==> 01-12: inputs <==
// hdmi
module hdmi
#(parameter FREQ=25200000, FS=48000, CTS=25200, N=6144)
 (
   input        I_CLK_PIXEL,
   input        I_RESET,      
   input [7:0]  I_R,
   input [7:0]  I_G,
   input [7:0]  I_B,
   input        I_BLANK,
   input        I_HSYNC,
   input        I_VSYNC,
   input        I_ASPECT_169,
   input        I_AUDIO_ENABLE,
   input [15:0] I_AUDIO_PCM_L,
   input [15:0] I_AUDIO_PCM_R,
   output [9:0] O_RED,    
   output [9:0] O_GREEN,  
   output [9:0] O_BLUE    
);
==> flow/config.mk <==
export PLATFORM = sky130hd
export DESIGN_NAME = hdmi
export DESIGN_NICKNAME = hdmi
export VERILOG_FILES = /design/flow/design.v
export SDC_FILE = /design/flow/constraint.sdc
export NUM_CORES = 4
export LEC_CHECK = 0
export CAP_MARGIN = 20
export CORE_MARGIN = 2
export CORE_UTILIZATION = 70
export CTS_CLUSTER_SIZE = 35
export SETUP_SLACK_MARGIN = 1.45
export SLEW_MARGIN = 20
==> flow/constraint.sdc <==
create_clock -name core_clock -period 5.06 [get_ports {I_CLK_PIXEL}]
set_input_delay 1.0120 -clock core_clock [delete_from_list [all_inputs] [get_ports {I_CLK_PIXEL}]]
set_output_delay 1.0120 -clock core_clock [all_outputs]
set_load 0.01 [all_outputs]
run.sh (not shown) runs the stock make flow with config.mk's settings and CLKGATE_MAP_FILE=.
==> 11-20 (differences from 01-12) <==
ABC_AREA = 1   (was unset)
CAP_MARGIN = 5   (was 20)
CORE_UTILIZATION = 72   (was 70)
CTS_CLUSTER_SIZE = 94   (was 35)
PLACE_DENSITY = 0.43   (was unset)
SETUP_SLACK_MARGIN = unset   (was 1.45)
TNS_END_PERCENT = 20   (was unset)
==> flow/constraint.sdc (replaced) <==
create_clock -name core_clock -period 4.92 [get_ports {I_CLK_PIXEL}]
set_input_delay 0.9840 -clock core_clock [delete_from_list [all_inputs] [get_ports {I_CLK_PIXEL}]]
set_output_delay 0.9840 -clock core_clock [all_outputs]
set_load 0.01 [all_outputs]
==> 05-11 (differences from 01-12) <==
ABC_AREA = 1   (was unset)
CAP_MARGIN = 5   (was 20)
CELL_PAD_IN_SITES_DETAIL_PLACEMENT = 2   (was unset)
CORE_ASPECT_RATIO = 0.63   (was unset)
CORE_MARGIN = 5   (was 2)
CORE_UTILIZATION = 27   (was 70)
CTS_CLUSTER_SIZE = 95   (was 35)
GPL_ROUTABILITY_DRIVEN = 0   (was unset)
SETUP_SLACK_MARGIN = unset   (was 1.45)
SLEW_MARGIN = 40   (was 20)
==> flow/constraint.sdc (replaced) <==
create_clock -name core_clock -period 10.0 [get_ports {I_CLK_PIXEL}]
set_input_delay 2.0000 -clock core_clock [delete_from_list [all_inputs] [get_ports {I_CLK_PIXEL}]]
set_output_delay 2.0000 -clock core_clock [all_outputs]
set_load 0.01 [all_outputs]
==> results <==
quantity                                                                  01-12                           05-11                          11-20
Standby leakage power                                                  19.23 nW                        19.57 nW                       20.44 nW
Final-layout worst hold slack                                         0.3146 ns                       0.3039 ns                      0.3179 ns
Sequential share of the synthesized area                                 0.5532                          0.5497                         0.5497
Met1 WL                                                                40120 um                        64300 um                       39500 um
Post-CTS repair timing setup buffer count                                    16                               0                             12
Met1 track demand over resource                                          0.3706                          0.2098                         0.3810
Core Rows                                                                    90                             116                             89
Critical path depth in cells                                                 31                              33                             33
Routability Congestion                                                   0.8751                               -                         0.8947
Launch point of the worst hold path              delay_line.q_pipe[170]$_DFF_P_  delay_line.q_pipe[277]$_DFF_P_  delay_line.q_pipe[60]$_DFF_P_
Horizontal die size                                                    250.7 um                        512.0 um                       248.0 um
Capture point of the critical path                enc2.dc_bias[3]$_SDFFCE_PN0P_   enc0.dc_bias[3]$_SDFFCE_PN0P_  enc1.dc_bias[3]$_SDFFCE_PN0P_
Status                                                          failed layout checks  no timing/DRC/antenna violations                failed layout checks
Reasons for failing layout checks                                  setup timing                               -                   setup timing
Layout buffering overhead excluding clock cells                         0.05388                         0.02365                        0.05548
Required time of the critical path                                      5.44 ns                        10.49 ns                        5.32 ns
Chip area estimate from yosys synthesis                               42590 um2                       42860 um2                      42860 um2
Max VDD drop                                                           1.120 mV                       0.2178 mV                       1.170 mV
Worst min-delay path endpoint                    delay_line.q_pipe[130]$_DFF_P_  delay_line.q_pipe[237]$_DFF_P_  delay_line.q_pipe[20]$_DFF_P_
Initial DRC count                                                          2567                            2452                           2350
Internal power consumption                                             25.08 mW                        9.556 mW                       22.19 mW
Worst slack at placement                                              -2.640 ns                       0.7143 ns                      -2.316 ns
Worst r2r src                                     delay_line.q_pipe[32]$_DFF_P_   delay_line.q_pipe[16]$_DFF_P_  delay_line.q_pipe[24]$_DFF_P_
Vias per Instance                                                         5.782                           5.009                          5.600
Met3 routed wirelength                                                  4468 um                         6680 um                        4932 um
Wire length of the first global-routing pass                          155000 um                       245100 um                      155200 um
Post-DR wirelength/cell                                                17.22 um                        22.34 um                       16.04 um

---

==> raven: inputs <==
Starting RTL as in the previous note.
clock: 6.75 ns
lec_check: 0
cap_margin: 10
core_margin: 2
core_utilization: 72
cts_cluster_diameter: 29
cts_cluster_size: 35
hold_slack_margin: -0.06
max_routing_layer: met4
place_density: 0.64
setup_slack_margin: 1.55
slew_margin: 20
==> amber (differences from raven) <==
CAP_MARGIN = 20   (was 10)
CORE_UTILIZATION = 30   (was 72)
CTS_CLUSTER_DIAMETER = unset   (was 29)
CTS_CLUSTER_SIZE = unset   (was 35)
HOLD_SLACK_MARGIN = unset   (was -0.06)
MAX_ROUTING_LAYER = unset   (was met4)
PLACE_DENSITY = unset   (was 0.64)
SETUP_SLACK_MARGIN = unset   (was 1.55)
==> flow/constraint.sdc (replaced) <==
create_clock -name core_clock -period 9.0 [get_ports {I_CLK_PIXEL}]
set_input_delay 1.8000 -clock core_clock [delete_from_list [all_inputs] [get_ports {I_CLK_PIXEL}]]
set_output_delay 1.8000 -clock core_clock [all_outputs]
set_load 0.01 [all_outputs]
==> yarrow (differences from raven) <==
CAP_MARGIN = 20   (was 10)
CELL_PAD_IN_SITES_DETAIL_PLACEMENT = 1   (was unset)
CELL_PAD_IN_SITES_GLOBAL_PLACEMENT = 1   (was unset)
CORE_ASPECT_RATIO = 0.55   (was unset)
CORE_UTILIZATION = 67   (was 72)
CTS_CLUSTER_DIAMETER = 260   (was 29)
CTS_CLUSTER_SIZE = unset   (was 35)
GPL_ROUTABILITY_DRIVEN = 0   (was unset)
GPL_TIMING_DRIVEN = 1   (was unset)
HOLD_SLACK_MARGIN = unset   (was -0.06)
PLACE_DENSITY = unset   (was 0.64)
SETUP_SLACK_MARGIN = unset   (was 1.55)
SLEW_MARGIN = 15   (was 20)
==> flow/constraint.sdc (replaced) <==
create_clock -name core_clock -period 6.54 [get_ports {I_CLK_PIXEL}]
set_input_delay 1.3080 -clock core_clock [delete_from_list [all_inputs] [get_ports {I_CLK_PIXEL}]]
set_output_delay 1.3080 -clock core_clock [all_outputs]
set_load 0.01 [all_outputs]
==> PnR_summary.wiki <==
=== Physical design figures ===
{| class="wikitable"
! Metric !! Value
|-
| Wire length after detailed routing || 117000 µm
|-
| Reported max-cap violation count || 1
|-
| Post-CTS setup-driven buffer insertion count || 16
|-
| Top class by area || sequential cells
|-
| DRC violations left || 0
|-
| Family with the most delay on the worst path || adder cells
|-
| Internal power component || ~21 mW
|-
| Critical path capture point || enc2.dc_bias[2]
|-
| SO Viols || max-capacitance violations, max-slew violations, negative setup slack
|-
| Number of global-route vias before repair || 32.9k
|-
| Post-layout worst setup margin || -1.73 ns
|-
| Max-slew violation count || 4
|-
| Wire length on met2 || 56500 µm
|-
| Final setup violation count || 39
|-
| Status || failed layout checks
|}
The numbers above come from raven.

==> PnR_summary.wiki <==
=== Physical design figures ===
{| class="wikitable"
! Metric !! Value
|-
| Status || no timing/DRC/antenna violations
|-
| Wire length on met2 || 39400 µm
|-
| Violation count after the first detailed-route iteration || between 1.5k and 2k
|-
| Critical path capture point || enc0.dc_bias[3]
|-
| Final setup violation count || 0
|-
| Number of gates on the worst path with buffers counted || 33
|-
| DRC violations left || 0
|-
| Reported max-cap violation count || 0
|-
| Max-slew violation count || 0
|-
| Clk_buf instances || 177
|-
| Post-layout min period || 8.44 ns
|-
| Number of global-route vias before repair || around 28k
|-
| Wire length after detailed routing || 87500 µm
|-
| Top class by area || sequential cells
|-
| Per-cell routed wire length || about 13 µm
|-
| Deepest level of the CTS H-tree || 3
|-
| Internal power component || between 10 and 15 mW
|}
The numbers above come from amber.

==> PnR_summary.wiki <==
== Metrics ==
{| class="wikitable"
! Metric !! Value
|-
| Mux share of post-synthesis cell area || 0.855%
|-
| Dominant comb cell || simple AND/OR/NAND/NOR gates
|-
| Cell area after synthesis || between 40000 and 50000 µm²
|-
| Cell area leaders || sky130_fd_sc_hd__dfxtp_1, sky130_fd_sc_hd__nand2_1, sky130_fd_sc_hd__a21oi_1
|-
| Synthesized area divided by synthesized cell count || approximately 9.2 µm²
|-
| Register share after synthesis || 55.3%
|-
| Status || did not finish
|-
| Share of the synthesized area in the top cell type || a little over half
|-
| Count of instantiated cells in the yosys netlist || 4624
|-
| Top cells by count || sky130_fd_sc_hd__dfxtp_1, sky130_fd_sc_hd__nand2_1, sky130_fd_sc_hd__nor2_1
|-
| And+or+nand+nor area frac || about 17%
|-
| Err || [ERROR DPL-0033] detailed placement checks failed during check placement.
|-
| Count of flip-flops with a built-in enable after synthesis || 12
|-
| Stage where the run ended || detailed placement (3_5_place_dp)
|-
| Area enclosed by the die boundary || 65700 µm²
|-
| Row count || ~68
|-
| Number of nets at floorplan || between 4k and 5k
|}
The numbers above come from yarrow.


---

==> 09-26 <==
hdmi again, from the RTL that the note above started with.
Design hdmi, start of the top module:
module hdmi
#(parameter FREQ=25200000, FS=48000, CTS=25200, N=6144)
 (
   input        I_CLK_PIXEL,
   input        I_RESET,      
   input [7:0]  I_R,
   input [7:0]  I_G,
   input [7:0]  I_B,
   input        I_BLANK,
   input        I_HSYNC,
   input        I_VSYNC,
   input        I_ASPECT_169,
   input        I_AUDIO_ENABLE,
   input [15:0] I_AUDIO_PCM_L,
   input [15:0] I_AUDIO_PCM_R,
   output [9:0] O_RED,    
   output [9:0] O_GREEN,  
   output [9:0] O_BLUE    
);
Settings: LEC_CHECK=0, ABC_AREA=1, CAP_MARGIN=5, CELL_PAD_IN_SITES_DETAIL_PLACEMENT=0, CORE_MARGIN=2, CORE_UTILIZATION=72, CTS_CLUSTER_DIAMETER=214, CTS_CLUSTER_SIZE=16, GPL_TIMING_DRIVEN=1, MAX_ROUTING_LAYER=met5, MIN_ROUTING_LAYER=met1, PLACE_DENSITY_LB_ADDON=0.01, SETUP_SLACK_MARGIN=1.44, SLEW_MARGIN=30, TNS_END_PERCENT=10; clock period 5.01 ns.
==> 08-01: changes against 09-26 <==
ABC_AREA = unset   (was 1)
CAP_MARGIN = 20   (was 5)
CELL_PAD_IN_SITES_DETAIL_PLACEMENT = unset   (was 0)
CORE_UTILIZATION = 30   (was 72)
CTS_CLUSTER_DIAMETER = unset   (was 214)
CTS_CLUSTER_SIZE = unset   (was 16)
GPL_TIMING_DRIVEN = unset   (was 1)
MAX_ROUTING_LAYER = unset   (was met5)
MIN_ROUTING_LAYER = unset   (was met1)
PLACE_DENSITY_LB_ADDON = unset   (was 0.01)
SETUP_SLACK_MARGIN = unset   (was 1.44)
SLEW_MARGIN = 20   (was 30)
TNS_END_PERCENT = unset   (was 10)
==> flow/constraint.sdc (replaced) <==
create_clock -name core_clock -period 10.0 [get_ports {I_CLK_PIXEL}]
set_input_delay 2.0000 -clock core_clock [delete_from_list [all_inputs] [get_ports {I_CLK_PIXEL}]]
set_output_delay 2.0000 -clock core_clock [all_outputs]
set_load 0.01 [all_outputs]
==> 08-06: changes against 09-26 <==
ABC_AREA = unset   (was 1)
CAP_MARGIN = 0   (was 5)
CELL_PAD_IN_SITES_DETAIL_PLACEMENT = 1   (was 0)
CORE_UTILIZATION = 16   (was 72)
CTS_CLUSTER_DIAMETER = 89   (was 214)
CTS_CLUSTER_SIZE = unset   (was 16)
GPL_ROUTABILITY_DRIVEN = 1   (was unset)
GPL_TIMING_DRIVEN = 0   (was 1)
PLACE_DENSITY = 0.67   (was unset)
PLACE_DENSITY_LB_ADDON = unset   (was 0.01)
SETUP_SLACK_MARGIN = 3.41   (was 1.44)
SLEW_MARGIN = 20   (was 30)
TNS_END_PERCENT = unset   (was 10)
==> flow/constraint.sdc (replaced) <==
create_clock -name core_clock -period 14.3 [get_ports {I_CLK_PIXEL}]
set_input_delay 2.8600 -clock core_clock [delete_from_list [all_inputs] [get_ports {I_CLK_PIXEL}]]
set_output_delay 2.8600 -clock core_clock [all_outputs]
set_load 0.01 [all_outputs]
==> 01-11: changes against 09-26 <==
CAP_MARGIN = 40   (was 5)
CELL_PAD_IN_SITES_DETAIL_PLACEMENT = unset   (was 0)
CORE_ASPECT_RATIO = 1.36   (was unset)
CTS_CLUSTER_DIAMETER = 37   (was 214)
CTS_CLUSTER_SIZE = 10   (was 16)
GPL_TIMING_DRIVEN = unset   (was 1)
HOLD_SLACK_MARGIN = 0.3   (was unset)
MAX_ROUTING_LAYER = unset   (was met5)
MIN_ROUTING_LAYER = unset   (was met1)
PLACE_DENSITY_LB_ADDON = 0.06   (was 0.01)
SETUP_SLACK_MARGIN = 1.24   (was 1.44)
SLEW_MARGIN = 40   (was 30)
==> flow/constraint.sdc (replaced) <==
create_clock -name core_clock -period 4.17 [get_ports {I_CLK_PIXEL}]
set_input_delay 0.8340 -clock core_clock [delete_from_list [all_inputs] [get_ports {I_CLK_PIXEL}]]
set_output_delay 0.8340 -clock core_clock [all_outputs]
set_load 0.01 [all_outputs]
==> notes <==
08-01 completed without violations. 08-06 finished clean. 09-26 produced a layout that fails on negative setup slack. 01-11 ran to the end with violations: negative setup slack. Against 01-11, the final area of 09-26 is lower by 5.7%. Core utilization: 01-11 > 09-26 > 08-01 > 08-06. In 08-01 the die size is larger than in 09-26, by 140%. Between 09-26 and 08-06, the lower register-to-register slack is in 09-26 (gap 7.0 ns). Between 08-06 and 08-01, the lower clock power is in 08-06 (gap about 35%, measured against 08-01). Hold slack: 08-06 < 08-01 < 09-26 < 01-11. The lowest total power belongs to 08-06, the highest to 01-11.

---

==> inputs of run a <==
Starting RTL as in the previous note.
export LEC_CHECK = 0
export CAP_MARGIN = 20
export CELL_PAD_IN_SITES_DETAIL_PLACEMENT = 1
export CELL_PAD_IN_SITES_GLOBAL_PLACEMENT = 3
export CORE_MARGIN = 2
export CORE_UTILIZATION = 52
export CTS_CLUSTER_DIAMETER = 73
export GPL_TIMING_DRIVEN = 1
export HOLD_SLACK_MARGIN = -0.09
export MAX_ROUTING_LAYER = met4
export MIN_ROUTING_LAYER = met1
export PLACE_DENSITY_LB_ADDON = 0.17
export SETUP_SLACK_MARGIN = 0.49
export SLEW_MARGIN = 20
create_clock -name core_clock -period 13.9 [get_ports {I_CLK_PIXEL}]
==> run b: changes against run a <==
- ABC_AREA: unset -> 0
- CAP_MARGIN: 20 -> 10
- CELL_PAD_IN_SITES_DETAIL_PLACEMENT: 1 -> unset
- CELL_PAD_IN_SITES_GLOBAL_PLACEMENT: 3 -> unset
- CORE_UTILIZATION: 52 -> 72
- CTS_CLUSTER_DIAMETER: 73 -> unset
- CTS_CLUSTER_SIZE: unset -> 35
- GPL_TIMING_DRIVEN: 1 -> unset
- HOLD_SLACK_MARGIN: -0.09 -> unset
- MAX_ROUTING_LAYER: met4 -> unset
- MIN_ROUTING_LAYER: met1 -> unset
- PLACE_DENSITY_LB_ADDON: 0.17 -> unset
- SETUP_SLACK_MARGIN: 0.49 -> -0.45
==> flow/constraint.sdc (replaced) <==
create_clock -name core_clock -period 5.0 [get_ports {I_CLK_PIXEL}]
set_input_delay 1.0000 -clock core_clock [delete_from_list [all_inputs] [get_ports {I_CLK_PIXEL}]]
set_output_delay 1.0000 -clock core_clock [all_outputs]
set_load 0.01 [all_outputs]
==> run c: changes against run a <==
- CAP_MARGIN: 20 -> 10
- CELL_PAD_IN_SITES_DETAIL_PLACEMENT: 1 -> unset
- CELL_PAD_IN_SITES_GLOBAL_PLACEMENT: 3 -> unset
- CORE_UTILIZATION: 52 -> 68
- CTS_CLUSTER_DIAMETER: 73 -> unset
- CTS_CLUSTER_SIZE: unset -> 35
- GPL_TIMING_DRIVEN: 1 -> unset
- HOLD_SLACK_MARGIN: -0.09 -> unset
- MIN_ROUTING_LAYER: met1 -> unset
- PLACE_DENSITY_LB_ADDON: 0.17 -> unset
- SETUP_SLACK_MARGIN: 0.49 -> unset
==> flow/constraint.sdc (replaced) <==
create_clock -name core_clock -period 8.1 [get_ports {I_CLK_PIXEL}]
set_input_delay 1.6200 -clock core_clock [delete_from_list [all_inputs] [get_ports {I_CLK_PIXEL}]]
set_output_delay 1.6200 -clock core_clock [all_outputs]
set_load 0.01 [all_outputs]
==> results <==
- Run c completed with no timing, DRC or antenna violations. Run b produced a layout that fails on max-capacitance violations, max-slew violations, negative setup slack. Run a failed in global placement without I/O.
- In run c the design area is smaller than in run b, by 4.4%.
- Count of clock-buffer cells in the layout: run c is higher than run b (20).
- Against run c, the first-iteration DRC count of run b is higher by 39%.
- In run b the register-to-register slack is worse than in run c, by 3.6 ns.
- Sequential share of layout area: run c is higher than run b (2.2 points).
- Against run c, the hold slack of run b is lower by 0.0049 ns.
Power and IR drop assume default switching activity.
